File: flow/config.mk
export PLATFORM = sky130hd
export DESIGN_NAME = alu
export DESIGN_NICKNAME = alu
export VERILOG_FILES = /design/flow/design.v
export SDC_FILE = /design/flow/constraint.sdc
export NUM_CORES = 4
export LEC_CHECK = 0
export ABC_AREA = 1
export CAP_MARGIN = 20
export CORE_MARGIN = 2
export CORE_UTILIZATION = 71
export CTS_CLUSTER_SIZE = 74
export HOLD_SLACK_MARGIN = -0.09
export PLACE_DENSITY = 0.65
export SLEW_MARGIN = 20
File: flow/constraint.sdc
create_clock -name core_clock -period 5.52 [get_ports {CLK}]
set_input_delay 1.1040 -clock core_clock [delete_from_list [all_inputs] [get_ports {CLK}]]
set_output_delay 1.1040 -clock core_clock [all_outputs]
set_load 0.01 [all_outputs]
File: flow/design.v
module alu(OPA, OPB, CIN,INP_VALID, CLK, RST, CMD, CE, MODE, COUT, OFLOW, RES, G, E, L, ERR);
    input ['d8-1:0] OPA, OPB;
    input CLK, RST, CE, MODE, CIN;
    input [1:0] INP_VALID;
    input ['d4-1:0] CMD;
    output reg ['d16-1:0] RES;
    output reg COUT;
    output reg OFLOW;
    output reg G;
    output reg E;
    output reg L;
    output reg ERR;
    reg ['d16-1:0] RES_next;
    reg COUT_next, OFLOW_next, G_next, E_next, L_next, ERR_next;
    reg ['d16-1:0] res_t;
    reg cout_t, oflow_t, g_t, e_t, l_t, err_t;
    always @(posedge CLK or posedge RST) begin
        if (RST) begin
            RES <= {'d16{1'b0}};
            COUT <= 1'b0;
            OFLOW <= 1'b0;
            G <= 1'b0;
            E <= 1'b0;
            L <= 1'b0;
            ERR <= 1'b0;
        end
        else begin
                RES <= RES_next;
                COUT <= COUT_next;
                OFLOW <= OFLOW_next;
                G <= G_next;
                E <= E_next;
                L <= L_next;
                ERR <= ERR_next;
        end
    end
    always @(posedge CLK) begin
        res_t = {'d16{1'b0}};
        cout_t = 1'b0;
        oflow_t = 1'b0;
        g_t = 1'b0;
        e_t = 1'b0;
        l_t = 1'b0;
        err_t = 1'b0;
        if (CE) begin
            if (MODE) begin
                case (CMD)
                   'd0: begin
                        if (INP_VALID == 'b11) begin
                            res_t = OPA+ OPB;
                            cout_t = res_t[8]; 
                        end
                   end
                   'd1: begin
                        if (INP_VALID == 'b11) begin
                            oflow_t = (OPA < OPB);
                            res_t = OPA - OPB;
                        end
                   end
                   'd2: begin
                        if (INP_VALID == 'b11) begin
                            res_t = OPA + OPB + CIN;
                            cout_t = res_t[8];
                        end
                   end
                   'd3: begin
                        if (INP_VALID == 'b11) begin
                            oflow_t = (OPA < (OPB + CIN));
                            res_t = OPA - OPB - CIN;
                        end
                   end
                   'd4:  begin
                        if (INP_VALID[0] == 'b1) begin
                            res_t = OPA + 1;
                        end
                   end
                   'd5: begin
                        if (INP_VALID[0] == 'b1) begin
                            res_t = OPA - 1;
                            if (OPA == {'d8{1'b0}}) oflow_t = 1;
                        end
                   end
                   'd6: begin
                        if (INP_VALID[1] == 'b1) begin
                            res_t = OPB + 1;
                        end
                   end
                   'd7: begin
                        if (INP_VALID[1] == 'b1) begin
                            res_t = OPB - 1;
                            if (OPB == {'d8{1'b0}}) oflow_t = 1;
                        end
                   end
                   'd8: begin
                        if (INP_VALID == 'b11) begin
                            if (OPA == OPB) begin
                                e_t = 1'b1;
                                g_t = 1'b0;
                                l_t = 1'b0;
                            end
                            else if (OPA > OPB) begin
                                e_t = 1'b0;
                                g_t = 1'b1;
                                l_t = 1'b0;
                            end
                            else begin
                                e_t = 1'b0;
                                g_t = 1'b0;
                                l_t = 1'b1;
                            end
                        end
                   end
                   'd9: begin
                        if (INP_VALID == 'b11) begin
                            res_t = (OPA + 1) * (OPB + 1);
                        end
                   end
                   'd10: begin
                        if (INP_VALID == 'b11) begin
                            res_t = (OPA << 1) * (OPB);
                        end
                   end
                   'd11: begin
                        if (INP_VALID == 'b11) begin
                            res_t = $signed(OPA) + $signed(OPB);
                            oflow_t =((OPA[7] == OPB[7]) && (res_t[7] != OPA[7]));
                            cout_t = res_t[8];
                            if ($signed(res_t) < 0) l_t = 1'b1;
                            else if ($signed(res_t) > 0) g_t = 1'b1;
                            else e_t = 1'b1;
                        end
                   end
                   'd12: begin
                        if (INP_VALID == 'b11) begin
                            res_t = $signed(OPA) - $signed(OPB);
                            oflow_t = ((OPA[7] != OPB[7]) && (res_t[7] != OPA[7]));
                            cout_t = res_t[8];
                            if ($signed(res_t) < 0) l_t = 1'b1;
                            else if ($signed(res_t) > 0) g_t = 1'b1;
                            else e_t = 1'b1;
                        end
                   end
                   default:;
               endcase
            end
            else begin
                case (CMD)
                    'd0:begin
                        if (INP_VALID == 'b11) res_t = {1'b0, OPA & OPB};
                    end
                    'd1:begin
                        if (INP_VALID == 'b11) res_t = {1'b0, ~(OPA & OPB)};
                    end
                    'd2:begin
                        if (INP_VALID == 'b11)res_t = {1'b0, OPA | OPB};
                    end
                    'd3:begin
                        if (INP_VALID == 'b11)res_t = {1'b0, ~(OPA | OPB)};
                    end
                    'd4:begin
                        if (INP_VALID == 'b11) res_t = {1'b0, OPA ^ OPB};
                    end
                    'd5:begin
                        if (INP_VALID == 'b11) res_t = {1'b0, ~(OPA ^ OPB)};
                    end
                    'd6:begin
                        if (INP_VALID[0] == 'b1)
                            res_t = ~OPA &{'d8 {1'b1}};
                    end
                    'd7:begin
                        if (INP_VALID[1] == 'b1)
                            res_t =  ~OPB&{'d8{1'b1}};
                    end
                    'd8:begin
                        if (INP_VALID[0] == 'b1)
                            res_t = (OPA >> 1) &{'d8{1'b1}} ;
                    end
                    'd9:begin
                        if (INP_VALID[0] == 'b1)
                            res_t = (OPA << 1)&{'d8{1'b1}};
                    end
                    'd10:begin
                        if (INP_VALID[1] == 'b1)
                            res_t = (OPB >> 1)&{'d8{1'b1}};
                    end
                    'd11:begin
                        if (INP_VALID[1] == 'b1)
                            res_t = (OPB << 1)&{'d8{1'b1}};
                    end
                    'd12:begin
                        if (INP_VALID == 'b11) begin
                            if (!(|OPB['d8-1:'d2+1])) begin
                                res_t = ((OPA <<  OPB['d2:0]) | (OPA >> ('d8 -  OPB['d2:0])))&{'d8{1'b1}};
                            end
                            else err_t = 1'b1;
                        end
                    end
                    'd13:begin
                        if (INP_VALID == 'b11) begin
                            if (!(|OPB['d8-1:'d2+1])) begin
                                res_t = ((OPA >> OPB['d2:0]) | (OPA << ('d8 - OPB['d2:0]))) &{'d8{1'b1}};
                            end
                            else err_t = 1'b1;
                        end
                    end
                    default: ;
                endcase
            end
            if(!(MODE == 1 && (CMD == 'd10 || CMD == 'd9 || CMD == 'd12 || CMD == 'd11)))
                res_t = res_t & {'d8{1'b1}};
        end
        RES_next <= res_t;
        COUT_next <= cout_t;
        OFLOW_next <= oflow_t;
        G_next <= g_t;
        E_next <= e_t;
        L_next <= l_t;
        ERR_next <= err_t;
    end
endmodule
File: flow/run.sh
#!/bin/bash
# the make line also repeats each setting of config.mk as NAME=value (left out here)
make -C /OpenROAD-flow-scripts/flow DESIGN_CONFIG=/design/flow/config.mk WORK_HOME=/design/flow/orfs CLKGATE_MAP_FILE= finish
==> run_results.csv, run 1 <==
group,metric,value,unit
die,floorplan.die.width,126.1,um
placement,hpwl,33.39,mm
synthesis,synth-compound-area-share,0.1284,
cts,cts_max_path_buffers,2,
placement,gp_routability_congestion,1.144,
synthesis,postSynthAreaPerCell,6.407,um^2
die,rows,44,
synthesis,mappedNetlistArea,10580,um^2
run_status,tool.error,"[ERROR GRT-0232] Routing congestion too high. Check the congestion heatmap in the GUI.",
synthesis,synthesis.instances,1652,
cts,clock-root-buffer,"sky130_fd_sc_hd__clkbuf_16",
cts,htree_levels,2,
synthesis,yosysTopAreaCell,"sky130_fd_sc_hd__fa_1",
die,dieArea,15900,um^2
synthesis,post_synth_fa_ha_maj_area_fraction,0.2903,
synthesis,ys_top_cells_by_area,"sky130_fd_sc_hd__fa_1 (16%), sky130_fd_sc_hd__nand2_1 (15%), sky130_fd_sc_hd__ha_1 (13%), sky130_fd_sc_hd__inv_1 (10%), sky130_fd_sc_hd__nand3_1 (5.5%)",
die,die_height,126.1,um
synthesis,ys_area,10580,um^2
die,io_count,49,
synthesis,xor_area_frac,0.02802,
run_status,status,"stopped before the end",
synthesis,post_synth_and_or_nand_nor_area_fraction,0.3208,
synthesis,async_flop_share,0.5000,
synthesis,post-synth-top-count-cell,"sky130_fd_sc_hd__nand2_1",
synthesis,postSynth.topFlopCell,"sky130_fd_sc_hd__dfxtp_1",
synthesis,synth-seq-area-share,0.09363,
synthesis,number_of_enable_flip_flop_cells,0,
synthesis,synth.lib_cells_used.distinct,55,
synthesis,yosys-dominant-comb-family,"simple AND/OR/NAND/NOR gates",
synthesis,synth_warnings,1,
placement,post-place-cells,1977,
cts,cts-buffers-inserted,5,
synthesis,mux_share,0,
synthesis,post_synth_most_frequent_cells,"sky130_fd_sc_hd__nand2_1 (413), sky130_fd_sc_hd__inv_1 (294), sky130_fd_sc_hd__nor2_1 (133), sky130_fd_sc_hd__nand3_1 (117), sky130_fd_sc_hd__ha_1 (108)",
run_status,haltStage,"5_1_grt",
grt,gr-total-overflow,358,
synthesis,synth.yosys.num_cells,1652,
cts,tritoncts_num_sinks,44,
placement,port_buffers,48,
cts,ctsHoldBuffers,0,
die,design.core.area,14530,um^2
die,initial_utilization,0.7282,
grt,grt.total_usage,0.8452,
synthesis,post-synth-top-area-fraction,0.1627,
synthesis,postSynthRegisterBits,44,
synthesis,floorplan.nets,1873,
==> metrics by stage <==
step | hold slack [ns] | area (um^2) | utilization | worst slack (ns)
after floorplan | 0.3163 | 10630 | - | 0.01211
after global placement | 0.3167 | 12130 | 0.8346 | -0.7056
after detailed placement | 0.3202 | 12130 | 0.8346 | -0.9500
after CTS | 0.3246 | 12630 | 0.8690 | 0.001009
==> metal layers <==
metal / overflow / track usage
met5: 3 / 0.3158
met4: 127 / 0.8849
met3: 5 / 0.6801
met2: 220 / 1.023
met1: 3 / 0.8280
==> timing repair <==
action,in CTS
buffers inserted,11
endpoints found under the setup margin,11
gates resized,88
pin swaps,25
==> run 2, diff against run 1 <==
ABC_AREA = default   (was 1)
CORE_UTILIZATION = 40   (was 71)
CTS_CLUSTER_DIAMETER = 108   (was default)
CTS_CLUSTER_SIZE = 49   (was 74)
PLACE_DENSITY = default   (was 0.65)
SETUP_SLACK_MARGIN = -0.75   (was default)
clock period = 8.0 ns   (was 5.52 ns; I/O delays follow)
==> run 2 against run 1 <==
Area after synthesis shrank 3.5%; die area rose by 69%; synthesized cell count decreased by 22%; the run now finishes clean.
==> run_results.csv, run 2 <==
group,metric,value,unit
die,floorplan.die.width,163.8,um
detailed_routing,vias,9933,
worst_setup_path,critPathCapture,"RES_next[14]",
die,design.core.area,25110,um^2
pwr,share_comb_of_total_power,0.758,
min_path,hold_end,"RES[8]",
pwr,comb_cell_power,1450,uW
final_timing,setup_viol,0,
die,io_count,49,
run,max_cap_viol_count,0,
detailed_routing,vias_per_cell,6.027,
placement,gp_routability_congestion,1.007,
pwr,power.static_leakage,0.005098,uW
detailed_routing,drt_first_iter_violations,1015,
final_timing,fin_crit,7.307,ns
worst_setup_path,cp.depth,21,
final_timing,final.setup.worst_slack,0.6929,ns
synthesis,synth.yosys.num_cells,1281,
worst_setup_path,worst_setup_path_start_kind,"input port",
cts,cts_max_path_buffers,2,
worst_setup_path,reg2regPathDepth,0,
final_timing,totalNegativeSetupSlack,0,ns
synthesis,synth.lib_cells_used.distinct,94,
worst_setup_path,cp.arrival,7.46,ns
pwr,max-vdd-ir-drop,0.0001999,V
final_timing,max_freq,136.9,MHz
synthesis,post-synth-top-area-fraction,0.1686,
pwr,proportion_of_power_drawn_by_flip_flops_and_latches,0.118,
detailed_routing,dr.pass1.iters,8,
final_layout,nNetsFinal,1537,
synthesis,synth-compound-area-share,0.1893,
synthesis,post_synth_fa_ha_maj_area_fraction,0.3009,
synthesis,post-synth-top-count-cell,"sky130_fd_sc_hd__inv_1",
synthesis,postSynthAreaPerCell,7.971,um^2
synthesis,synth-seq-area-share,0.09705,
detailed_routing,drt_wl_total,36.95,mm
final_timing,skew,0.002227,ns
synthesis,post_synth_and_or_nand_nor_area_fraction,0.1961,
worst_setup_path,cp_common_cell,"sky130_fd_sc_hd__ha_1",
synthesis,floorplan.nets,1502,
min_path,timing.hold.worst.class,"reg2reg",
grt,first_global_vias,9815,
final_timing,report.final.slew_viol_count,0,
final_timing,worst-slew-pin-transition,1.135,ns
worst_setup_path,worst_setup_path_startpoint,"OPB[0]",
worst_setup_path,r2r_path_start,"RES_next[15]",
final_timing,slew_headroom,0.2376,
cts,ctsHoldBuffers,0,
grt,grt_first_pass_wirelength,57.38,mm
synthesis,ys_area,10210,um^2
cts,clk_pin_slew_worst_paths,0.05,ns
final_timing,rsz0062_at_grt,"no",
worst_setup_path,crit_path_cell_trace,"clkdlybuf4s50_1 > ha_1 > xor2_1 > nand2_1 > fa_1 > inv_1 > ha_1 > ha_1 > inv_1 > fa_1 > inv_1 > ha_1 > fa_1 > a21o_1 > a211o_1 > a2111oi_0 > or3_1 > o21ai_0 > xor2_1 > a22oi_1 > a21oi_1",
synthesis,postSynth.topFlopCell,"sky130_fd_sc_hd__dfxtp_1",
die,rows,58,
synthesis,number_of_enable_flip_flop_cells,0,
final_layout,syn_to_final_growth,10.69,%
synthesis,synth_warnings,1,
run,tool_warnings,46,
worst_setup_path,critPathBufInv,4,
pwr,pwr.group.sequential,227,uW
synthesis,ys_top_cells_by_area,"sky130_fd_sc_hd__fa_1 (17%), sky130_fd_sc_hd__ha_1 (13%), sky130_fd_sc_hd__inv_1 (5.5%), sky130_fd_sc_hd__dfrtp_1 (5.4%), sky130_fd_sc_hd__nor2_1 (5.3%)",
worst_setup_path,timing.reg2reg.setup_slack,7.58,ns
die,initial_utilization,0.4067,
final_timing,hold_viol_final,0,
worst_setup_path,crit_path_max_fanout,7,
pwr,swShare,0.5072,
synthesis,mappedNetlistArea,10210,um^2
pwr,power_switching,970.8,uW
run_status,status,"finished clean",
synthesis,mux_share,0.03566,
synthesis,xor_area_frac,0.09153,
worst_setup_path,worst_path_cell_with_the_longest_stage_delay,"sky130_fd_sc_hd__clkdlybuf4s50_1",
synthesis,async_flop_share,0.5000,
pwr,p_int,943.1,uW
worst_setup_path,critical-path-max-stage-delay,0.68,ns
cts,post_cts_resize_count,0,
detailed_routing,routed_wire_length_per_instance,22.42,um
detailed_routing,drc_errors,0,
min_path,worst_hold_path.num_cells,0,
cts,cts-buffers-inserted,5,
synthesis,postSynthRegisterBits,44,
placement,hpwl,29.68,mm
pwr,power.group.top,"combinational cells",
placement,dpl-instance-area,11120,um^2
pwr,share_clk_of_total_power,0.123,
worst_setup_path,rr_endpoint,"RES[15]",
final_timing,fin_worst_hold_slack,0.3243,ns
min_path,hp-start,"RES_next[8]",
synthesis,post_synth_most_frequent_cells,"sky130_fd_sc_hd__inv_1 (150), sky130_fd_sc_hd__nor2_1 (143), sky130_fd_sc_hd__ha_1 (108), sky130_fd_sc_hd__nand2_1 (106), sky130_fd_sc_hd__fa_1 (86)",
cts,htree_levels,2,
die,dieArea,26820,um^2
final_layout,final_design_area_no_fill,11300,um^2
pwr,pwr_density_cell,169.3,nW/um^2
synthesis,yosysTopAreaCell,"sky130_fd_sc_hd__fa_1",
grt,grt.total_usage,0.2809,
placement,dp_worst_setup_slack,0.4647,ns
worst_setup_path,worst_setup_path_end_kind,"flip-flop",
cts,cts_tree,"yes",
cts,tritoncts_num_sinks,44,
pwr,pg_clk,236,uW
cts,number_of_setup_buffers_added_after_cts,0,
final_timing,final_min_period_over_clock_period,0.9134,
placement,port_buffers,48,
synthesis,synthesis.instances,1281,
cts,clk-insertion-delay-late,0.27,ns
worst_setup_path,timing_worst_setup_path_type,"in2reg",
worst_setup_path,path_delay_family,"adder cells",
cts,clock-root-buffer,"sky130_fd_sc_hd__clkbuf_16",
grt,largest_net_degree_at_the_start_of_global_routing,40,
die,die_height,163.8,um
grt,antenna_found_initial,1,
detailed_routing,antenna_violating_nets_post_route,0,
synthesis,yosys-dominant-comb-family,"adder cells",
grt,gr-total-overflow,0,
worst_setup_path,worst_ep_required_time,8.16,ns
==> run 2: metal layers <==
metal / share of wire / vias up / track usage
met1: 0.42 / 4804 / 0.3816
met2: 0.44 / 519 / 0.4473
met4: 0.052 / 0 / 0.1332
met3: 0.082 / 107 / 0.03030
li1: - / 4503 / -
met5: 0 / - / 0
==> run 2: final cells by class <==
cell class	instances	area [um^2]
fill	2586	13810
multi-input combinational	1015	8307
sequential	44	991.0
timing repair buffer	92	810.8
inverter	158	595.6
tap	330	412.9
clock buffer	7	152.6
clock inverter	1	30.03
antenna	1	2.502
==> run 2: stage by stage <==
stage                     power [uW]    util  cells
final                           1914  0.4501   1648
after global routing            2092  0.4500   1647
after CTS                       1913  0.4500   1647
after detailed placement        1666  0.4427   1639
after global placement          1661  0.4427   1639
after floorplan                 1248       -   1281
==> run 3, diff against run 2 <==
ABC_AREA = 1   (was default)
CAP_MARGIN = 5   (was 20)
CELL_PAD_IN_SITES_DETAIL_PLACEMENT = 2   (was default)
CELL_PAD_IN_SITES_GLOBAL_PLACEMENT = 1   (was default)
CORE_ASPECT_RATIO = 0.76   (was default)
CORE_MARGIN = 8   (was 2)
CORE_UTILIZATION = 37   (was 40)
CTS_CLUSTER_DIAMETER = 384   (was 108)
CTS_CLUSTER_SIZE = 93   (was 49)
GPL_ROUTABILITY_DRIVEN = 0   (was default)
HOLD_SLACK_MARGIN = -0.03   (was -0.09)
MAX_ROUTING_LAYER = met4   (was default)
MIN_ROUTING_LAYER = met2   (was default)
PLACE_DENSITY = 0.39   (was default)
SETUP_SLACK_MARGIN = -0.62   (was -0.75)
SLEW_MARGIN = 15   (was 20)
==> run 3 against run 2 <==
Critical path depth down 1; non-clock buffer count down 10; area after synthesis up 3.7%; highest routed layer unchanged; total power up 6.8%; clock skew up 0.0018 ns; still clean; first-iteration DRC count rose to 3.6 times the previous value; clock-buffer cell count down 2; routed wire length up 47%; flip-flop count unchanged; largest cell class unchanged.
==> run_results.csv, run 3 <==
group,metric,value,unit
run_status,status,"finished clean",
synthesis,post_synth_most_frequent_cells,"sky130_fd_sc_hd__nand2_1 (413), sky130_fd_sc_hd__inv_1 (294), sky130_fd_sc_hd__nor2_1 (133), sky130_fd_sc_hd__nand3_1 (117), sky130_fd_sc_hd__ha_1 (108)",
cts,clock-root-buffer,"sky130_fd_sc_hd__clkbuf_16",
pwr,p_int,859.1,uW
run,max_cap_viol_count,0,
synthesis,post-synth-top-count-cell,"sky130_fd_sc_hd__nand2_1",
final_timing,report.final.slew_viol_count,0,
die,io_count,49,
pwr,share_clk_of_total_power,0.123,
grt,first_global_vias,19130,
worst_setup_path,worst_setup_path_end_kind,"flip-flop",
die,design.core.area,28440,um^2
worst_setup_path,critical-path-max-stage-delay,0.68,ns
synthesis,xor_area_frac,0.02802,
min_path,worst_hold_path.num_cells,0,
pwr,post-layout-total-power,2045,uW
detailed_routing,dr.pass1.iters,12,
placement,port_buffers,48,
synthesis,postSynth.topFlopCell,"sky130_fd_sc_hd__dfxtp_1",
grt,largest_net_degree_at_the_start_of_global_routing,26,
synthesis,ys_area,10580,um^2
cts,post_cts_resize_count,0,
synthesis,synth_warnings,1,
synthesis,synth.yosys.num_cells,1652,
synthesis,postSynthAreaPerCell,6.407,um^2
worst_setup_path,crit_path_cell_trace,"clkdlybuf4s50_1 > inv_1 > nor2_1 > nor2_1 > inv_1 > nor2_1 > fa_1 > fa_1 > fa_1 > inv_1 > fa_1 > inv_1 > ha_1 > inv_1 > o21ai_0 > nor2_1 > o31ai_1 > or2_2 > a41oi_1 > a21oi_1",
worst_setup_path,timing_worst_setup_path_type,"in2reg",
die,floorplan.die.width,210.0,um
min_path,hold_end,"RES[13]",
pwr,proportion_of_power_drawn_by_flip_flops_and_latches,0.111,
pwr,pg_clk,252,uW
cts,clk_pin_slew_worst_paths,0.07,ns
worst_setup_path,rr_endpoint,"RES[11]",
cts,cts-buffers-inserted,5,
worst_setup_path,worst_ep_required_time,8.17,ns
pwr,power.static_leakage,0.006163,uW
pwr,pwr.group.sequential,228,uW
final_timing,hold_viol_final,0,
pwr,swShare,0.5798,
cts,htree_levels,2,
grt,gr-total-overflow,0,
synthesis,yosysTopAreaCell,"sky130_fd_sc_hd__fa_1",
final_layout,nNetsFinal,1911,
die,die_height,163.4,um
detailed_routing,vias_per_cell,7.867,
die,rows,54,
synthesis,synth.lib_cells_used.distinct,55,
synthesis,post_synth_and_or_nand_nor_area_fraction,0.3208,
cts,number_of_setup_buffers_added_after_cts,0,
worst_setup_path,critPathBufInv,6,
cts,tritoncts_num_sinks,44,
detailed_routing,routed_wire_length_per_instance,26.04,um
grt,grt.total_usage,0.5181,
min_path,hp-start,"RES_next[13]",
grt,antenna_found_initial,0,
placement,dp_worst_setup_slack,0.5357,ns
cts,cts_max_path_buffers,2,
final_timing,final_min_period_over_clock_period,0.9319,
run,tool_warnings,48,
cts,clk-insertion-delay-late,0.30,ns
synthesis,postSynthRegisterBits,44,
final_layout,fillCellCount,3540,
detailed_routing,vias,16420,
synthesis,mux_share,0,
worst_setup_path,r2r_path_start,"RES_next[11]",
worst_setup_path,worst_path_cell_with_the_longest_stage_delay,"sky130_fd_sc_hd__nor2_1",
synthesis,synthesis.instances,1652,
worst_setup_path,crit_path_max_fanout,11,
final_timing,setup_viol,0,
cts,cts_tree,"yes",
die,dieArea,34320,um^2
worst_setup_path,worst_setup_path_startpoint,"OPA[3]",
synthesis,yosys-dominant-comb-family,"simple AND/OR/NAND/NOR gates",
pwr,comb_cell_power,1570,uW
detailed_routing,drt_first_iter_violations,3616,
final_timing,max_freq,134.1,MHz
synthesis,mappedNetlistArea,10580,um^2
detailed_routing,drc_errors,0,
synthesis,ys_top_cells_by_area,"sky130_fd_sc_hd__fa_1 (16%), sky130_fd_sc_hd__nand2_1 (15%), sky130_fd_sc_hd__ha_1 (13%), sky130_fd_sc_hd__inv_1 (10%), sky130_fd_sc_hd__nand3_1 (5.5%)",
grt,grt_first_pass_wirelength,83.74,mm
final_timing,skew,0.004057,ns
synthesis,synth-compound-area-share,0.1284,
min_path,timing.hold.worst.class,"reg2reg",
final_timing,slew_headroom,0.1298,
pwr,max-vdd-ir-drop,0.0001308,V
synthesis,post_synth_fa_ha_maj_area_fraction,0.2903,
final_timing,rsz0062_at_grt,"no",
final_timing,worst-slew-pin-transition,1.304,ns
synthesis,number_of_enable_flip_flop_cells,0,
pwr,pwr_density_cell,174.6,nW/um^2
detailed_routing,antenna_violating_nets_post_route,0,
worst_setup_path,cp_common_cell,"sky130_fd_sc_hd__inv_1",
detailed_routing,drt_wl_total,54.36,mm
placement,hpwl,41.38,mm
final_timing,totalNegativeSetupSlack,0,ns
final_layout,postLayoutCoreUtil,0.4118,
worst_setup_path,cp.depth,20,
synthesis,floorplan.nets,1873,
pwr,power_switching,1186,uW
worst_setup_path,cp.arrival,7.63,ns
worst_setup_path,reg2regPathDepth,0,
final_timing,fin_crit,7.455,ns
synthesis,synth-seq-area-share,0.09363,
final_timing,fin_worst_hold_slack,0.3283,ns
pwr,share_comb_of_total_power,0.766,
cts,ctsHoldBuffers,0,
synthesis,post-synth-top-area-fraction,0.1627,
worst_setup_path,critPathCapture,"RES_next[11]",
worst_setup_path,worst_setup_path_start_kind,"input port",
die,initial_utilization,0.3721,
final_timing,final.setup.worst_slack,0.5451,ns
pwr,power.group.top,"combinational cells",
final_layout,syn_to_final_growth,10.67,%
synthesis,async_flop_share,0.5000,
worst_setup_path,timing.reg2reg.setup_slack,7.56,ns
worst_setup_path,path_delay_family,"adder cells",
==> run 3: area by class of cell <==
class | count | area, um^2 | share of cell area
diodes | 4 | 10.01 | 0.0008545
multi-input cells | 1241 | 8124 | 0.6936
clock inverters | 3 | 46.29 | 0.003952
flip-flops and latches | 44 | 991.0 | 0.08460
repair buffers | 82 | 735.7 | 0.06281
clock buffers | 5 | 125.1 | 0.01068
well taps | 392 | 490.5 | 0.04187
inverters | 316 | 1191 | 0.1017
==> run 3: metrics by stage <==
| stage | cells | instance area [um^2] |
|---|---|---|
| 2_1_floorplan | 1652 | 10580 |
| 6_report | 2087 | 11710 |
| 4_1_cts | 2083 | 11700 |
| 3_5_place_dp | 2075 | 11530 |
| 5_1_grt | 2083 | 11700 |
| 3_3_place_gp | 2075 | 11530 |
==> run 3: per-layer routing <==
layer,vias up,global-route usage,share of wire
li1,5317,-,-
met1,5522,-,0
met2,4851,0.5419,0.43
met3,728,0.6825,0.44
met4,0,0.1928,0.12
met5,-,-,0
==> run 4, diff against run 3 <==
CAP_MARGIN = 20   (was 5)
CELL_PAD_IN_SITES_DETAIL_PLACEMENT = default   (was 2)
CELL_PAD_IN_SITES_GLOBAL_PLACEMENT = default   (was 1)
CORE_ASPECT_RATIO = 0.5   (was 0.76)
CORE_MARGIN = 2   (was 8)
CORE_UTILIZATION = 72   (was 37)
CTS_CLUSTER_DIAMETER = 308   (was 384)
CTS_CLUSTER_SIZE = 14   (was 93)
GPL_ROUTABILITY_DRIVEN = default   (was 0)
HOLD_SLACK_MARGIN = default   (was -0.03)
MAX_ROUTING_LAYER = default   (was met4)
MIN_ROUTING_LAYER = default   (was met2)
PLACE_DENSITY = 0.38   (was 0.39)
SETUP_SLACK_MARGIN = 1.02   (was -0.62)
SLEW_MARGIN = 20   (was 15)
clock period = 3.45 ns   (was 8.0 ns; I/O delays follow)
==> run 4 against run 3 <==
The flow now stops in 4_1_cts; synthesized cell count unchanged; area after synthesis unchanged; die area decreased by 54%.
==> run_results.csv, run 4 <==
group,metric,value,unit
die,rows,31,
die,io_count,49,
synthesis,post_synth_and_or_nand_nor_area_fraction,0.3208,
placement,gp_routability_congestion,1.207,
run_status,status,"stopped before the end",
synthesis,postSynthRegisterBits,44,
die,initial_utilization,0.7335,
synthesis,post-synth-top-count-cell,"sky130_fd_sc_hd__nand2_1",
synthesis,yosys-dominant-comb-family,"simple AND/OR/NAND/NOR gates",
die,design.core.area,14430,um^2
synthesis,post_synth_most_frequent_cells,"sky130_fd_sc_hd__nand2_1 (413), sky130_fd_sc_hd__inv_1 (294), sky130_fd_sc_hd__nor2_1 (133), sky130_fd_sc_hd__nand3_1 (117), sky130_fd_sc_hd__ha_1 (108)",
die,floorplan.die.width,175.5,um
die,dieArea,15740,um^2
synthesis,ys_area,10580,um^2
synthesis,post_synth_fa_ha_maj_area_fraction,0.2903,
synthesis,post-synth-top-area-fraction,0.1627,
synthesis,synth.yosys.num_cells,1652,
synthesis,mux_share,0,
placement,dpl-instance-area,13310,um^2
synthesis,ys_top_cells_by_area,"sky130_fd_sc_hd__fa_1 (16%), sky130_fd_sc_hd__nand2_1 (15%), sky130_fd_sc_hd__ha_1 (13%), sky130_fd_sc_hd__inv_1 (10%), sky130_fd_sc_hd__nand3_1 (5.5%)",
synthesis,synth_warnings,1,
synthesis,postSynth.topFlopCell,"sky130_fd_sc_hd__dfxtp_1",
synthesis,yosysTopAreaCell,"sky130_fd_sc_hd__fa_1",
synthesis,synthesis.instances,1652,
synthesis,synth.lib_cells_used.distinct,55,
synthesis,floorplan.nets,1873,
synthesis,xor_area_frac,0.02802,
run_status,haltStage,"4_1_cts",
synthesis,postSynthAreaPerCell,6.407,um^2
die,die_height,89.73,um
synthesis,mappedNetlistArea,10580,um^2
synthesis,number_of_enable_flip_flop_cells,0,
placement,port_buffers,48,
synthesis,synth-compound-area-share,0.1284,
synthesis,async_flop_share,0.5000,
synthesis,synth-seq-area-share,0.09363,
placement,hpwl,40.20,mm
run_status,tool.error,"[ERROR DPL-0038] Utilization greater than 100%, impossible to legalize",
==> run 4: stage by stage <==
stage	setup slack [ns]	instances
floorplan	-1.336	1652
global placement	-2.178	2103
detailed placement	-2.742	2103
==> run 5, diff against run 4 <==
ABC_AREA = 0   (was 1)
CELL_PAD_IN_SITES_GLOBAL_PLACEMENT = 2   (was default)
CORE_ASPECT_RATIO = 1.08   (was 0.5)
CORE_MARGIN = 8   (was 2)
CORE_UTILIZATION = 40   (was 72)
CTS_CLUSTER_DIAMETER = 121   (was 308)
CTS_CLUSTER_SIZE = 60   (was 14)
GPL_TIMING_DRIVEN = 1   (was default)
HOLD_SLACK_MARGIN = 0.2   (was default)
MAX_ROUTING_LAYER = met5   (was default)
MIN_ROUTING_LAYER = met2   (was default)
PLACE_DENSITY = default   (was 0.38)
SETUP_SLACK_MARGIN = default   (was 1.02)
SLEW_MARGIN = 40   (was 20)
TNS_END_PERCENT = 80   (was default)
clock period = 10.6 ns   (was 3.45 ns; I/O delays follow)
==> run 5 against run 4 <==
The run now finishes clean; die area increased by 96%; area after synthesis decreased by 3.5%; synthesized cell count decreased by 22%.
==> run_results.csv, run 5 <==
group,metric,value,unit
run_status,status,"finished clean",
die,floorplan.die.width,169.7,um
synthesis,synthesis.instances,1281,
min_path,timing.hold.worst.class,"reg2reg",
placement,dpl-instance-area,11020,um^2
grt,antenna_found_initial,1,
cts,clk-insertion-delay-late,0.29,ns
min_path,worst_hold_path.num_cells,0,
final_timing,final_min_period_over_clock_period,0.8297,
pwr,pwr.group.sequential,171,uW
worst_setup_path,timing.reg2reg.setup_slack,10.20,ns
die,dieArea,30900,um^2
synthesis,post_synth_and_or_nand_nor_area_fraction,0.1961,
min_path,hp-start,"RES_next[7]",
worst_setup_path,reg2regPathDepth,0,
detailed_routing,vias,13430,
cts,tritoncts_num_sinks,44,
detailed_routing,drt_first_iter_violations,3464,
worst_setup_path,critical-path-max-stage-delay,1.04,ns
pwr,share_comb_of_total_power,0.766,
worst_setup_path,timing_worst_setup_path_type,"in2reg",
synthesis,synth.yosys.num_cells,1281,
pwr,comb_cell_power,1150,uW
worst_setup_path,worst_setup_path_end_kind,"flip-flop",
synthesis,mux_share,0.03566,
placement,port_buffers,48,
run,tool_warnings,48,
cts,cts-buffers-inserted,5,
synthesis,synth-compound-area-share,0.1893,
die,initial_utilization,0.4085,
detailed_routing,drt_wl_total,42.45,mm
pwr,pg_clk,179,uW
pwr,pwr_density_cell,133.6,nW/um^2
cts,cts_max_path_buffers,2,
run,max_cap_viol_count,0,
worst_setup_path,cp.depth,19,
worst_setup_path,crit_path_cell_trace,"clkdlybuf4s50_1 > clkinv_1 > xnor2_2 > or2_2 > fa_1 > fa_1 > inv_1 > fa_1 > inv_1 > fa_1 > inv_1 > ha_1 > o21a_1 > a2111oi_0 > or3_1 > o21ai_0 > xor2_1 > a22oi_1 > a21oi_1",
cts,cts_tree,"yes",
synthesis,floorplan.nets,1502,
synthesis,async_flop_share,0.5000,
final_timing,hold_viol_final,0,
pwr,power.static_leakage,0.005027,uW
cts,number_of_setup_buffers_added_after_cts,0,
die,rows,60,
final_timing,totalNegativeSetupSlack,0,ns
synthesis,synth_warnings,1,
synthesis,post-synth-top-area-fraction,0.1686,
worst_setup_path,critPathCapture,"RES_next[14]",
synthesis,ys_area,10210,um^2
placement,gp_routability_congestion,1.049,
worst_setup_path,worst_setup_path_start_kind,"input port",
pwr,max-vdd-ir-drop,0.0001135,V
cts,ctsHoldBuffers,0,
synthesis,postSynth.topFlopCell,"sky130_fd_sc_hd__dfxtp_1",
synthesis,postSynthAreaPerCell,7.971,um^2
worst_setup_path,r2r_path_start,"RES_next[10]",
worst_setup_path,cp_common_cell,"sky130_fd_sc_hd__fa_1",
detailed_routing,routed_wire_length_per_instance,25.86,um
cts,post_cts_resize_count,0,
final_layout,fillCellCount,2605,
synthesis,yosysTopAreaCell,"sky130_fd_sc_hd__fa_1",
cts,clock-root-buffer,"sky130_fd_sc_hd__clkbuf_16",
placement,dp_worst_setup_slack,1.836,ns
synthesis,yosys-dominant-comb-family,"adder cells",
final_layout,final_design_area_no_fill,11220,um^2
synthesis,post_synth_fa_ha_maj_area_fraction,0.3009,
pwr,proportion_of_power_drawn_by_flip_flops_and_latches,0.114,
synthesis,post_synth_most_frequent_cells,"sky130_fd_sc_hd__inv_1 (150), sky130_fd_sc_hd__nor2_1 (143), sky130_fd_sc_hd__ha_1 (108), sky130_fd_sc_hd__nand2_1 (106), sky130_fd_sc_hd__fa_1 (86)",
placement,post-place-cells,1632,
placement,hpwl,31.44,mm
final_timing,report.final.slew_viol_count,0,
final_timing,max_freq,113.7,MHz
worst_setup_path,rr_endpoint,"RES[10]",
grt,gr-total-overflow,0,
cts,clk_pin_slew_worst_paths,0.07,ns
pwr,share_clk_of_total_power,0.120,
detailed_routing,antenna_violating_nets_post_route,0,
pwr,power.group.top,"combinational cells",
final_layout,nNetsFinal,1519,
final_timing,final.setup.worst_slack,1.805,ns
final_timing,fin_crit,8.795,ns
pwr,power_switching,803.9,uW
worst_setup_path,worst_ep_required_time,10.77,ns
final_timing,setup_viol,0,
final_timing,slew_headroom,0.3557,
final_timing,worst-slew-pin-transition,0.9591,ns
synthesis,synth.lib_cells_used.distinct,94,
worst_setup_path,worst_setup_path_startpoint,"OPB[3]",
min_path,hold_end,"RES[7]",
die,design.core.area,25000,um^2
detailed_routing,drc_errors,0,
cts,htree_levels,2,
worst_setup_path,critPathBufInv,5,
synthesis,synth-seq-area-share,0.09705,
worst_setup_path,path_delay_family,"adder cells",
final_timing,rsz0062_at_grt,"no",
worst_setup_path,crit_path_max_fanout,15,
synthesis,ys_top_cells_by_area,"sky130_fd_sc_hd__fa_1 (17%), sky130_fd_sc_hd__ha_1 (13%), sky130_fd_sc_hd__inv_1 (5.5%), sky130_fd_sc_hd__dfrtp_1 (5.4%), sky130_fd_sc_hd__nor2_1 (5.3%)",
final_timing,skew,0.003050,ns
pwr,post-layout-total-power,1499,uW
pwr,p_int,695.1,uW
die,die_height,182.0,um
detailed_routing,vias_per_cell,8.177,
pwr,swShare,0.5363,
worst_setup_path,cp.arrival,8.96,ns
final_layout,syn_to_final_growth,9.840,%
final_layout,post_layout_nonfiller_instances,1642,
grt,grt_first_pass_wirelength,63.19,mm
synthesis,mappedNetlistArea,10210,um^2
grt,first_global_vias,14880,
synthesis,xor_area_frac,0.09153,
detailed_routing,dr.pass1.iters,13,
die,io_count,49,
synthesis,postSynthRegisterBits,44,
grt,largest_net_degree_at_the_start_of_global_routing,40,
synthesis,number_of_enable_flip_flop_cells,0,
grt,grt.total_usage,0.4144,
synthesis,post-synth-top-count-cell,"sky130_fd_sc_hd__inv_1",
worst_setup_path,worst_path_cell_with_the_longest_stage_delay,"sky130_fd_sc_hd__clkdlybuf4s50_1",
==> run 5: area by class of cell <==
| cell class | count | area, um^2 | share of cell area |
|---|---|---|---|
| Tap cell | 341 | 426.7 | 0.03804 |
| Clock inverter | 3 | 46.29 | 0.004128 |
| Sequential cell | 44 | 991.0 | 0.08835 |
| Multi-Input combinational cell | 1015 | 8356 | 0.7450 |
| Inverter | 158 | 595.6 | 0.05310 |
| Clock buffer | 5 | 125.1 | 0.01116 |
| Antenna cell | 2 | 5.005 | 0.0004462 |
| Timing Repair Buffer | 74 | 670.6 | 0.05979 |
==> run 5: metal layers <==
layer	GRT usage	vias to the layer above	part of all wire
met1	-	4630	0
met2	0.4797	3790	0.46
met5	0.1202	-	0.0059
li1	-	4424	-
met4	0.1162	10	0.12
met3	0.5471	572	0.41
==> run 5: per-stage QoR <==
stage,hold WS (ns),utilization
2_1_floorplan,0.3163,-
3_3_place_gp,0.3166,0.4396
3_5_place_dp,0.3195,0.4406
4_1_cts,0.3254,0.4475
5_1_grt,0.3280,0.4484
6_report,0.3226,0.4486
==> run 6, diff against run 5 <==
ABC_AREA = default   (was 0)
CELL_PAD_IN_SITES_GLOBAL_PLACEMENT = default   (was 2)
CORE_ASPECT_RATIO = default   (was 1.08)
CORE_MARGIN = 2   (was 8)
CORE_UTILIZATION = 64   (was 40)
CTS_CLUSTER_DIAMETER = default   (was 121)
CTS_CLUSTER_SIZE = default   (was 60)
GPL_TIMING_DRIVEN = default   (was 1)
HOLD_SLACK_MARGIN = default   (was 0.2)
MAX_ROUTING_LAYER = default   (was met5)
MIN_ROUTING_LAYER = default   (was met2)
SLEW_MARGIN = 20   (was 40)
TNS_END_PERCENT = default   (was 80)
clock period = 7.98 ns   (was 10.6 ns; I/O delays follow)
==> run 6 against run 5 <==
Sequential power is 33% higher; global-route usage up 0.78 points; non-clock buffer count increased by 18; via count is 24% lower; combinational power is 24% higher; area after synthesis did not move; core utilization grew 26 points.
==> run_results.csv, run 6 <==
group,metric,value,unit
final_timing,rsz0062_at_grt,"no",
pwr,post-layout-total-power,1892,uW
final_timing,totalNegativeSetupSlack,0,ns
detailed_routing,antenna_violating_nets_post_route,0,
final_layout,syn_to_final_growth,9.129,%
cts,tritoncts_num_sinks,44,
final_layout,nNetsFinal,1537,
run,max_cap_viol_count,0,
worst_setup_path,cp_common_cell,"sky130_fd_sc_hd__ha_1",
cts,cts_max_path_buffers,2,
synthesis,floorplan.nets,1502,
final_timing,hold_viol_final,0,
placement,hpwl,28.00,mm
final_timing,worst-slew-pin-transition,0.9421,ns
cts,htree_levels,2,
synthesis,post_synth_and_or_nand_nor_area_fraction,0.1961,
detailed_routing,vias,10200,
detailed_routing,routed_wire_length_per_instance,23.02,um
die,rows,46,
min_path,worst_hold_path.num_cells,0,
pwr,comb_cell_power,1430,uW
synthesis,postSynthAreaPerCell,7.971,um^2
die,floorplan.die.width,130.3,um
grt,grt.total_usage,0.4222,
cts,clk-insertion-delay-late,0.29,ns
min_path,hp-start,"COUT_next",
synthesis,number_of_enable_flip_flop_cells,0,
min_path,timing.hold.worst.class,"reg2reg",
worst_setup_path,critPathBufInv,4,
pwr,power.group.top,"combinational cells",
worst_setup_path,path_delay_family,"adder cells",
final_timing,slew_headroom,0.3707,
worst_setup_path,worst_setup_path_startpoint,"OPB[1]",
placement,port_buffers,48,
pwr,pg_clk,234,uW
pwr,pwr.group.sequential,227,uW
pwr,power_switching,966.7,uW
placement,gp_routability_congestion,1.038,
grt,largest_net_degree_at_the_start_of_global_routing,36,
die,dieArea,16980,um^2
final_timing,setup_viol,0,
synthesis,postSynth.topFlopCell,"sky130_fd_sc_hd__dfxtp_1",
synthesis,post-synth-top-count-cell,"sky130_fd_sc_hd__inv_1",
synthesis,mux_share,0.03566,
synthesis,yosys-dominant-comb-family,"adder cells",
synthesis,synth.yosys.num_cells,1281,
synthesis,post_synth_fa_ha_maj_area_fraction,0.3009,
pwr,share_comb_of_total_power,0.756,
die,initial_utilization,0.6499,
worst_setup_path,crit_path_cell_trace,"clkdlybuf4s50_1 > ha_1 > xor2_1 > nand2_1 > fa_1 > inv_1 > ha_1 > ha_1 > inv_1 > fa_1 > inv_1 > ha_1 > fa_1 > a21o_1 > a211o_1 > a2111oi_0 > or3_1 > o21ai_0 > xor2_1 > a22oi_1 > a21oi_1",
worst_setup_path,worst_setup_path_start_kind,"input port",
detailed_routing,dr.pass1.iters,6,
synthesis,mappedNetlistArea,10210,um^2
synthesis,synth-compound-area-share,0.1893,
synthesis,synthesis.instances,1281,
die,io_count,49,
placement,post-place-cells,1524,
worst_setup_path,crit_path_max_fanout,7,
grt,grt_first_pass_wirelength,54.19,mm
pwr,power.static_leakage,0.005089,uW
final_layout,fillCellCount,1363,
run,tool_warnings,48,
final_timing,final_min_period_over_clock_period,0.9195,
worst_setup_path,timing.reg2reg.setup_slack,7.56,ns
synthesis,yosysTopAreaCell,"sky130_fd_sc_hd__fa_1",
detailed_routing,drt_first_iter_violations,1669,
detailed_routing,antenna_cells,0,
synthesis,ys_top_cells_by_area,"sky130_fd_sc_hd__fa_1 (17%), sky130_fd_sc_hd__ha_1 (13%), sky130_fd_sc_hd__inv_1 (5.5%), sky130_fd_sc_hd__dfrtp_1 (5.4%), sky130_fd_sc_hd__nor2_1 (5.3%)",
worst_setup_path,worst_setup_path_end_kind,"flip-flop",
worst_setup_path,rr_endpoint,"RES[11]",
final_timing,skew,0.003881,ns
final_timing,final.setup.worst_slack,0.6422,ns
final_timing,report.final.slew_viol_count,0,
worst_setup_path,timing_worst_setup_path_type,"in2reg",
synthesis,ys_area,10210,um^2
cts,cts_tree,"yes",
detailed_routing,drt_wl_total,35.29,mm
worst_setup_path,critPathCapture,"RES_next[14]",
worst_setup_path,worst_ep_required_time,8.15,ns
final_timing,max_freq,136.3,MHz
final_timing,fin_crit,7.338,ns
worst_setup_path,r2r_path_start,"RES_next[11]",
synthesis,postSynthRegisterBits,44,
die,design.core.area,15710,um^2
cts,post_cts_resize_count,0,
synthesis,synth.lib_cells_used.distinct,94,
cts,cts-buffers-inserted,5,
min_path,hold_end,"COUT",
synthesis,synth-seq-area-share,0.09705,
pwr,p_int,925.7,uW
grt,gr-total-overflow,0,
placement,dp_worst_setup_slack,0.4831,ns
run_status,status,"finished clean",
synthesis,async_flop_share,0.5000,
pwr,max-vdd-ir-drop,0.0002474,V
die,die_height,130.3,um
pwr,proportion_of_power_drawn_by_flip_flops_and_latches,0.120,
synthesis,post-synth-top-area-fraction,0.1686,
worst_setup_path,worst_path_cell_with_the_longest_stage_delay,"sky130_fd_sc_hd__xor2_1",
synthesis,xor_area_frac,0.09153,
cts,ctsHoldBuffers,0,
pwr,share_clk_of_total_power,0.124,
synthesis,synth_warnings,1,
detailed_routing,vias_per_cell,6.656,
grt,antenna_found_initial,1,
detailed_routing,drc_errors,0,
cts,clk_pin_slew_worst_paths,0.07,ns
cts,number_of_setup_buffers_added_after_cts,0,
worst_setup_path,cp.depth,21,
pwr,pwr_density_cell,169.8,nW/um^2
synthesis,post_synth_most_frequent_cells,"sky130_fd_sc_hd__inv_1 (150), sky130_fd_sc_hd__nor2_1 (143), sky130_fd_sc_hd__ha_1 (108), sky130_fd_sc_hd__nand2_1 (106), sky130_fd_sc_hd__fa_1 (86)",
grt,first_global_vias,9648,
cts,clock-root-buffer,"sky130_fd_sc_hd__clkbuf_16",
final_layout,post_layout_nonfiller_instances,1533,
worst_setup_path,critical-path-max-stage-delay,0.60,ns
worst_setup_path,cp.arrival,7.50,ns
worst_setup_path,reg2regPathDepth,0,
pwr,swShare,0.5108,
## run 6: per-stage QoR
stage | instance area [um^2] | hold WS [ns] | util
5_1_grt | 11140 | 0.3297 | 0.7092
4_1_cts | 11140 | 0.3276 | 0.7089
3_3_place_gp | 10970 | 0.3169 | 0.6980
6_report | 11140 | 0.3269 | 0.7092
2_1_floorplan | 10210 | 0.3163 | -
3_5_place_dp | 10970 | 0.3211 | 0.6980
## run 6: layout make-up
cell class,count,area [um^2],area share
Multi-Input combinational cell,1015,8307,0.7455
Sequential cell,44,991.0,0.08893
Timing Repair Buffer,92,808.3,0.07254
Inverter,158,595.6,0.05345
Tap cell,216,270.3,0.02425
Clock buffer,5,125.1,0.01123
Clock inverter,3,46.29,0.004154
## run 6: metal layers
metal | up-vias | part of all wire | track usage
li1 | 4482 | - | -
met1 | 4768 | 0.38 | 0.5553
met2 | 763 | 0.42 | 0.6329
met3 | 188 | 0.13 | 0.09881
met4 | 2 | 0.069 | 0.2517
met5 | - | 0.00031 | 0
==> run 7, diff against run 6 <==
ABC_AREA = 1   (was default)
CELL_PAD_IN_SITES_DETAIL_PLACEMENT = 1   (was default)
CORE_ASPECT_RATIO = 1.66   (was default)
CORE_MARGIN = 10   (was 2)
CORE_UTILIZATION = 60   (was 64)
CTS_CLUSTER_DIAMETER = 267   (was default)
CTS_CLUSTER_SIZE = 80   (was default)
GPL_ROUTABILITY_DRIVEN = 1   (was default)
GPL_TIMING_DRIVEN = 0   (was default)
MAX_ROUTING_LAYER = met5   (was default)
MIN_ROUTING_LAYER = met1   (was default)
PLACE_DENSITY_LB_ADDON = 0.08   (was default)
SETUP_SLACK_MARGIN = 0.17   (was default)
TNS_END_PERCENT = 30   (was default)
clock period = 8.51 ns   (was 7.98 ns; I/O delays follow)
==> run 7 against run 6 <==
The run now fails in 3_5_place_dp; die area is 39% higher; synthesized cell count up 29%; area after synthesis grew 3.7%.
==> run_results.csv, run 7 <==
group,metric,value,unit
run_status,status,"stopped before the end",
run_status,haltStage,"3_5_place_dp",
run_status,tool.error,"[ERROR DPL-0033] detailed placement checks failed during check placement.",
synthesis,postSynth.topFlopCell,"sky130_fd_sc_hd__dfxtp_1",
die,die_height,191.1,um
die,io_count,49,
synthesis,post_synth_fa_ha_maj_area_fraction,0.2903,
synthesis,xor_area_frac,0.02802,
synthesis,post_synth_and_or_nand_nor_area_fraction,0.3208,
synthesis,floorplan.nets,1873,
synthesis,postSynthAreaPerCell,6.407,um^2
synthesis,synthesis.instances,1652,
synthesis,post_synth_most_frequent_cells,"sky130_fd_sc_hd__nand2_1 (413), sky130_fd_sc_hd__inv_1 (294), sky130_fd_sc_hd__nor2_1 (133), sky130_fd_sc_hd__nand3_1 (117), sky130_fd_sc_hd__ha_1 (108)",
synthesis,ys_area,10580,um^2
synthesis,synth_warnings,1,
synthesis,yosys-dominant-comb-family,"simple AND/OR/NAND/NOR gates",
die,initial_utilization,0.6118,
synthesis,postSynthRegisterBits,44,
placement,gp_routability_congestion,1.122,
synthesis,post-synth-top-count-cell,"sky130_fd_sc_hd__nand2_1",
synthesis,synth-compound-area-share,0.1284,
synthesis,mappedNetlistArea,10580,um^2
placement,port_buffers,45,
synthesis,mux_share,0,
die,rows,62,
synthesis,post-synth-top-area-fraction,0.1627,
die,floorplan.die.width,123.1,um
synthesis,async_flop_share,0.5000,
synthesis,yosysTopAreaCell,"sky130_fd_sc_hd__fa_1",
die,design.core.area,17300,um^2
synthesis,ys_top_cells_by_area,"sky130_fd_sc_hd__fa_1 (16%), sky130_fd_sc_hd__nand2_1 (15%), sky130_fd_sc_hd__ha_1 (13%), sky130_fd_sc_hd__inv_1 (10%), sky130_fd_sc_hd__nand3_1 (5.5%)",
synthesis,synth.lib_cells_used.distinct,55,
synthesis,number_of_enable_flip_flop_cells,0,
synthesis,synth-seq-area-share,0.09363,
synthesis,synth.yosys.num_cells,1652,
die,dieArea,23520,um^2
==> run 7: per-stage QoR <==
step | total power [uW] | setup slack [ns] | cells | hold WS, ns | area (um^2)
2_1_floorplan | 1126 | 1.948 | 1652 | 0.3163 | 10580
3_3_place_gp | 1430 | -0.2448 | 1921 | 0.3174 | 11310
==> run 8, diff against run 7 <==
CAP_MARGIN = 0   (was 20)
CELL_PAD_IN_SITES_DETAIL_PLACEMENT = default   (was 1)
CORE_ASPECT_RATIO = 0.54   (was 1.66)
CTS_CLUSTER_DIAMETER = 56   (was 267)
CTS_CLUSTER_SIZE = default   (was 80)
GPL_ROUTABILITY_DRIVEN = 0   (was 1)
MAX_ROUTING_LAYER = met4   (was met5)
MIN_ROUTING_LAYER = default   (was met1)
SLEW_MARGIN = 40   (was 20)
==> run 8 against run 7 <==
Now clean on timing, DRC and antenna; synthesized cell count stayed put; die area is 0.35% higher; area after synthesis stayed put.
==> run_results.csv, run 8 <==
group,metric,value,unit
worst_setup_path,worst_path_cell_with_the_longest_stage_delay,"sky130_fd_sc_hd__fa_1",
final_timing,final_min_period_over_clock_period,0.9299,
synthesis,post_synth_most_frequent_cells,"sky130_fd_sc_hd__nand2_1 (413), sky130_fd_sc_hd__inv_1 (294), sky130_fd_sc_hd__nor2_1 (133), sky130_fd_sc_hd__nand3_1 (117), sky130_fd_sc_hd__ha_1 (108)",
final_timing,report.final.slew_viol_count,0,
worst_setup_path,crit_path_max_fanout,12,
die,dieArea,23610,um^2
pwr,comb_cell_power,1370,uW
pwr,power_switching,1004,uW
synthesis,postSynth.topFlopCell,"sky130_fd_sc_hd__dfxtp_1",
worst_setup_path,worst_setup_path_start_kind,"input port",
worst_setup_path,critPathCapture,"RES_next[8]",
min_path,timing.hold.worst.class,"reg2reg",
die,rows,35,
synthesis,post_synth_and_or_nand_nor_area_fraction,0.3208,
worst_setup_path,cp.depth,25,
worst_setup_path,worst_setup_path_end_kind,"flip-flop",
pwr,max-vdd-ir-drop,0.0001239,V
final_layout,syn_to_final_growth,8.902,%
grt,antenna_found_initial,1,
final_timing,worst-slew-pin-transition,0.9360,ns
pwr,pwr_density_cell,156.6,nW/um^2
die,floorplan.die.width,200.7,um
worst_setup_path,worst_ep_required_time,8.69,ns
final_timing,rsz0062_at_grt,"no",
synthesis,yosys-dominant-comb-family,"simple AND/OR/NAND/NOR gates",
detailed_routing,dr.pass1.iters,15,
synthesis,mux_share,0,
grt,grt.total_usage,0.3371,
pwr,power.group.top,"combinational cells",
min_path,hold_end,"RES[12]",
synthesis,synth.yosys.num_cells,1652,
synthesis,post-synth-top-area-fraction,0.1627,
synthesis,yosysTopAreaCell,"sky130_fd_sc_hd__fa_1",
worst_setup_path,timing.reg2reg.setup_slack,8.11,ns
placement,dpl-instance-area,11340,um^2
synthesis,synth_warnings,1,
cts,clock-root-buffer,"sky130_fd_sc_hd__clkbuf_16",
min_path,hp-start,"RES_next[12]",
synthesis,async_flop_share,0.5000,
synthesis,post-synth-top-count-cell,"sky130_fd_sc_hd__nand2_1",
worst_setup_path,critical-path-max-stage-delay,0.54,ns
die,die_height,117.6,um
detailed_routing,antenna_violating_nets_post_route,0,
worst_setup_path,r2r_path_start,"RES_next[15]",
worst_setup_path,worst_setup_path_startpoint,"OPB[1]",
worst_setup_path,timing_worst_setup_path_type,"in2reg",
worst_setup_path,cp_common_cell,"sky130_fd_sc_hd__inv_1",
cts,number_of_setup_buffers_added_after_cts,0,
synthesis,xor_area_frac,0.02802,
detailed_routing,vias,12150,
placement,port_buffers,45,
synthesis,synth-compound-area-share,0.1284,
detailed_routing,drt_first_iter_violations,2510,
pwr,proportion_of_power_drawn_by_flip_flops_and_latches,0.118,
synthesis,synthesis.instances,1652,
cts,clk-insertion-delay-late,0.28,ns
synthesis,ys_top_cells_by_area,"sky130_fd_sc_hd__fa_1 (16%), sky130_fd_sc_hd__nand2_1 (15%), sky130_fd_sc_hd__ha_1 (13%), sky130_fd_sc_hd__inv_1 (10%), sky130_fd_sc_hd__nand3_1 (5.5%)",
worst_setup_path,critPathBufInv,10,
grt,gr-total-overflow,0,
placement,hpwl,33.48,mm
final_timing,skew,0.0009974,ns
detailed_routing,drt_wl_total,41.05,mm
grt,grt_first_pass_wirelength,61.64,mm
final_timing,hold_viol_final,0,
pwr,share_clk_of_total_power,0.121,
cts,cts-buffers-inserted,5,
synthesis,synth-seq-area-share,0.09363,
final_timing,slew_headroom,0.3760,
detailed_routing,drc_errors,0,
cts,htree_levels,2,
final_layout,nNetsFinal,1926,
final_layout,final_design_area_no_fill,11530,um^2
min_path,worst_hold_path.num_cells,0,
synthesis,postSynthRegisterBits,44,
cts,cts_max_path_buffers,2,
synthesis,synth.lib_cells_used.distinct,55,
synthesis,mappedNetlistArea,10580,um^2
die,design.core.area,17170,um^2
run,max_cap_viol_count,0,
cts,cts_tree,"yes",
final_timing,max_freq,126.4,MHz
synthesis,number_of_enable_flip_flop_cells,0,
die,initial_utilization,0.6165,
run,tool_warnings,46,
detailed_routing,vias_per_cell,6.235,
die,io_count,49,
pwr,p_int,801.1,uW
pwr,share_comb_of_total_power,0.760,
detailed_routing,routed_wire_length_per_instance,21.07,um
cts,clk_pin_slew_worst_paths,0.06,ns
synthesis,ys_area,10580,um^2
worst_setup_path,reg2regPathDepth,0,
synthesis,postSynthAreaPerCell,6.407,um^2
worst_setup_path,rr_endpoint,"RES[15]",
final_timing,fin_crit,7.913,ns
grt,first_global_vias,11020,
worst_setup_path,path_delay_family,"adder cells",
run_status,status,"finished clean",
pwr,swShare,0.5561,
cts,tritoncts_num_sinks,44,
final_timing,setup_viol,0,
pwr,pwr.group.sequential,214,uW
grt,largest_net_degree_at_the_start_of_global_routing,23,
final_timing,totalNegativeSetupSlack,0,ns
worst_setup_path,cp.arrival,8.10,ns
synthesis,post_synth_fa_ha_maj_area_fraction,0.2903,
pwr,power.static_leakage,0.006175,uW
synthesis,floorplan.nets,1873,
pwr,pg_clk,219,uW
## run 8: final cells by class
cell class,count,area (um^2)
multi-input combinational,1241,8132
clock buffer,5,125.1
buffer,51,277.8
clock inverter,3,46.29
antenna,2,5.005
sequential,44,991.0
fill,1570,5640
timing repair buffer,46,457.9
inverter,316,1191
tap,240,300.3
## run 8: metal layers
layer  part of all wire  track usage  vias up
li1                   -            -     5378
met3               0.22       0.2220      220
met1               0.40       0.4507     5465
met5                  0            -        -
met2               0.33       0.3916     1082
met4              0.046      0.08847        0
## run 8: repair_timing
action	4_1_cts	5_1_grt
hold buffers	0	0
endpoints found under the hold margin	0	0
endpoints found under the setup margin	0	1
gates resized	0	1
## run 8: per-stage QoR
stage	power (uW)	utilization	std cells	worst slack, ns	hold WS (ns)
after CTS	1733	0.6707	1945	0.4835	0.3275
after global placement	1485	0.6603	1937	0.2039	0.3175
after floorplan	1126	-	1652	1.948	0.3163
after detailed placement	1504	0.6607	1937	0.1987	0.3195
after global routing	1944	0.6713	1947	0.4418	0.3301
final	1805	0.6714	1948	0.5968	0.3268
==> run 9, diff against run 8 <==
ABC_AREA = default   (was 1)
CAP_MARGIN = 20   (was 0)
CORE_ASPECT_RATIO = default   (was 0.54)
CORE_MARGIN = 2   (was 10)
CORE_UTILIZATION = 40   (was 60)
CTS_CLUSTER_DIAMETER = default   (was 56)
GPL_ROUTABILITY_DRIVEN = default   (was 0)
GPL_TIMING_DRIVEN = default   (was 0)
MAX_ROUTING_LAYER = default   (was met4)
PLACE_DENSITY_LB_ADDON = default   (was 0.08)
SETUP_SLACK_MARGIN = 0.43   (was 0.17)
SLEW_MARGIN = 20   (was 40)
TNS_END_PERCENT = default   (was 30)
clock period = 7.41 ns   (was 8.51 ns; I/O delays follow)
==> run 9 against run 8 <==
Still clean; register-to-register slack got worse by 1.1 ns; sequential share of layout area barely moved; combinational power rose by about 20%; worst setup slack improved by 0.0084 ns; flip-flop count did not move; largest cell class unchanged; largest power group unchanged.
==> run_results.csv, run 9 <==
group,metric,value,unit
pwr,share_clk_of_total_power,0.102,
cts,cts_tree,"yes",
synthesis,postSynthAreaPerCell,7.971,um^2
synthesis,yosys-dominant-comb-family,"adder cells",
detailed_routing,drt_first_iter_violations,930,
synthesis,number_of_enable_flip_flop_cells,0,
die,design.core.area,25110,um^2
final_timing,setup_viol,0,
placement,gp_routability_congestion,0.9996,
pwr,p_int,1025,uW
worst_setup_path,critPathBufInv,4,
synthesis,mappedNetlistArea,10210,um^2
detailed_routing,drc_errors,0,
final_timing,final_min_period_over_clock_period,0.9183,
synthesis,synth.lib_cells_used.distinct,94,
synthesis,post_synth_and_or_nand_nor_area_fraction,0.1961,
synthesis,synth-seq-area-share,0.09705,
cts,htree_levels,2,
worst_setup_path,worst_setup_path_startpoint,"OPA[5]",
worst_setup_path,cp.depth,20,
final_timing,rsz0062_at_grt,"no",
synthesis,ys_top_cells_by_area,"sky130_fd_sc_hd__fa_1 (17%), sky130_fd_sc_hd__ha_1 (13%), sky130_fd_sc_hd__inv_1 (5.5%), sky130_fd_sc_hd__dfrtp_1 (5.4%), sky130_fd_sc_hd__nor2_1 (5.3%)",
final_timing,report.final.slew_viol_count,0,
worst_setup_path,timing_worst_setup_path_type,"in2reg",
detailed_routing,drt_wl_total,38.58,mm
final_layout,postLayoutCoreUtil,0.4616,
placement,dp_worst_setup_slack,0.05813,ns
worst_setup_path,rr_endpoint,"RES[8]",
pwr,post-layout-total-power,2108,uW
worst_setup_path,path_delay_family,"adder cells",
synthesis,yosysTopAreaCell,"sky130_fd_sc_hd__fa_1",
cts,clk-insertion-delay-late,0.27,ns
grt,antenna_found_initial,2,
final_layout,fillCellCount,2559,
worst_setup_path,worst_setup_path_end_kind,"flip-flop",
pwr,proportion_of_power_drawn_by_flip_flops_and_latches,0.116,
cts,clock-root-buffer,"sky130_fd_sc_hd__clkbuf_16",
synthesis,post_synth_fa_ha_maj_area_fraction,0.3009,
die,io_count,49,
synthesis,mux_share,0.03566,
worst_setup_path,worst_ep_required_time,7.57,ns
detailed_routing,vias,9905,
run,tool_warnings,46,
pwr,max-vdd-ir-drop,0.0001913,V
final_timing,fin_crit,6.805,ns
cts,tritoncts_num_sinks,44,
grt,largest_net_degree_at_the_start_of_global_routing,40,
run,max_cap_viol_count,0,
detailed_routing,routed_wire_length_per_instance,23.09,um
final_timing,skew,0.002970,ns
min_path,hp-start,"RES_next[6]",
synthesis,synth_warnings,1,
pwr,pwr_density_cell,181.8,nW/um^2
synthesis,floorplan.nets,1502,
detailed_routing,vias_per_cell,5.928,
grt,gr-total-overflow,0,
final_timing,worst-slew-pin-transition,0.9634,ns
min_path,worst_hold_path.num_cells,0,
worst_setup_path,r2r_path_start,"RES_next[8]",
synthesis,postSynthRegisterBits,44,
synthesis,post-synth-top-area-fraction,0.1686,
worst_setup_path,crit_path_max_fanout,4,
worst_setup_path,timing.reg2reg.setup_slack,6.98,ns
final_timing,final.setup.worst_slack,0.6052,ns
pwr,swShare,0.5139,
worst_setup_path,cp.arrival,6.96,ns
pwr,pg_clk,214,uW
detailed_routing,antenna_violating_nets_post_route,0,
placement,dpl-instance-area,11280,um^2
synthesis,synthesis.instances,1281,
final_timing,slew_headroom,0.3528,
synthesis,synth-compound-area-share,0.1893,
placement,hpwl,30.85,mm
cts,cts-buffers-inserted,5,
cts,ctsHoldBuffers,0,
worst_setup_path,critPathCapture,"RES_next[14]",
grt,grt_first_pass_wirelength,59.23,mm
pwr,share_comb_of_total_power,0.782,
worst_setup_path,worst_path_cell_with_the_longest_stage_delay,"sky130_fd_sc_hd__fa_1",
synthesis,postSynth.topFlopCell,"sky130_fd_sc_hd__dfxtp_1",
cts,cts_max_path_buffers,2,
worst_setup_path,reg2regPathDepth,0,
run_status,status,"finished clean",
synthesis,xor_area_frac,0.09153,
cts,clk_pin_slew_worst_paths,0.06,ns
synthesis,post_synth_most_frequent_cells,"sky130_fd_sc_hd__inv_1 (150), sky130_fd_sc_hd__nor2_1 (143), sky130_fd_sc_hd__ha_1 (108), sky130_fd_sc_hd__nand2_1 (106), sky130_fd_sc_hd__fa_1 (86)",
final_layout,final_design_area_no_fill,11590,um^2
worst_setup_path,worst_setup_path_start_kind,"input port",
die,floorplan.die.width,163.8,um
die,dieArea,26820,um^2
grt,first_global_vias,9940,
final_timing,hold_viol_final,0,
detailed_routing,dr.pass1.iters,6,
min_path,hold_end,"RES[6]",
synthesis,async_flop_share,0.5000,
pwr,comb_cell_power,1650,uW
pwr,power.static_leakage,0.005278,uW
grt,grt.total_usage,0.2926,
placement,port_buffers,48,
final_layout,nNetsFinal,1560,
worst_setup_path,crit_path_cell_trace,"clkdlybuf4s50_1 > nand4_1 > or3_4 > and2_4 > or2_2 > fa_1 > inv_1 > fa_1 > inv_1 > fa_1 > fa_1 > inv_1 > ha_4 > a211o_1 > a2111oi_4 > or3_4 > o21ai_1 > xor2_1 > a22oi_1 > a21oi_1",
pwr,power_switching,1083,uW
die,rows,58,
final_timing,max_freq,147.0,MHz
synthesis,post-synth-top-count-cell,"sky130_fd_sc_hd__inv_1",
die,initial_utilization,0.4067,
pwr,power.group.top,"combinational cells",
die,die_height,163.8,um
synthesis,ys_area,10210,um^2
final_timing,totalNegativeSetupSlack,0,ns
final_layout,syn_to_final_growth,13.52,%
min_path,timing.hold.worst.class,"reg2reg",
synthesis,synth.yosys.num_cells,1281,
worst_setup_path,cp_common_cell,"sky130_fd_sc_hd__fa_1",
pwr,pwr.group.sequential,245,uW
worst_setup_path,critical-path-max-stage-delay,0.54,ns
run 9: timing repair:
action                                 CTS  global route
pin swaps                                0             6
setup endpoints to repair                2             4
buffers inserted                         0             2
endpoints found under the hold margin    0             0
gates resized                            3            25
run 9: layout make-up:
class	count	area, um^2	area share
clock inverter	2	15.01	0.001295
timing repair buffer	115	1003	0.08657
multi-input combinational	1015	8432	0.7274
clock buffer	6	138.9	0.01198
tap	330	412.9	0.03562
inverter	158	595.6	0.05138
antenna	1	2.502	0.0002159
sequential	44	991.0	0.08549
run 9: routing by layer:
metal | global-route usage | part of all wire | vias to the layer above
met5 | 0 | 0.00034 | -
met4 | 0.1252 | 0.044 | 2
met3 | 0.03813 | 0.077 | 92
met2 | 0.4775 | 0.46 | 447
met1 | 0.3891 | 0.42 | 4831
li1 | - | - | 4533
run 9: metrics by stage:
step,hold slack (ns),std cells
final,0.3263,1671
after global routing,0.3298,1670
after CTS,0.3274,1668
after detailed placement,0.3195,1660
after global placement,0.3170,1660
after floorplan,0.3163,1281
No activity file was given, so power comes from the tool's default toggle rates.
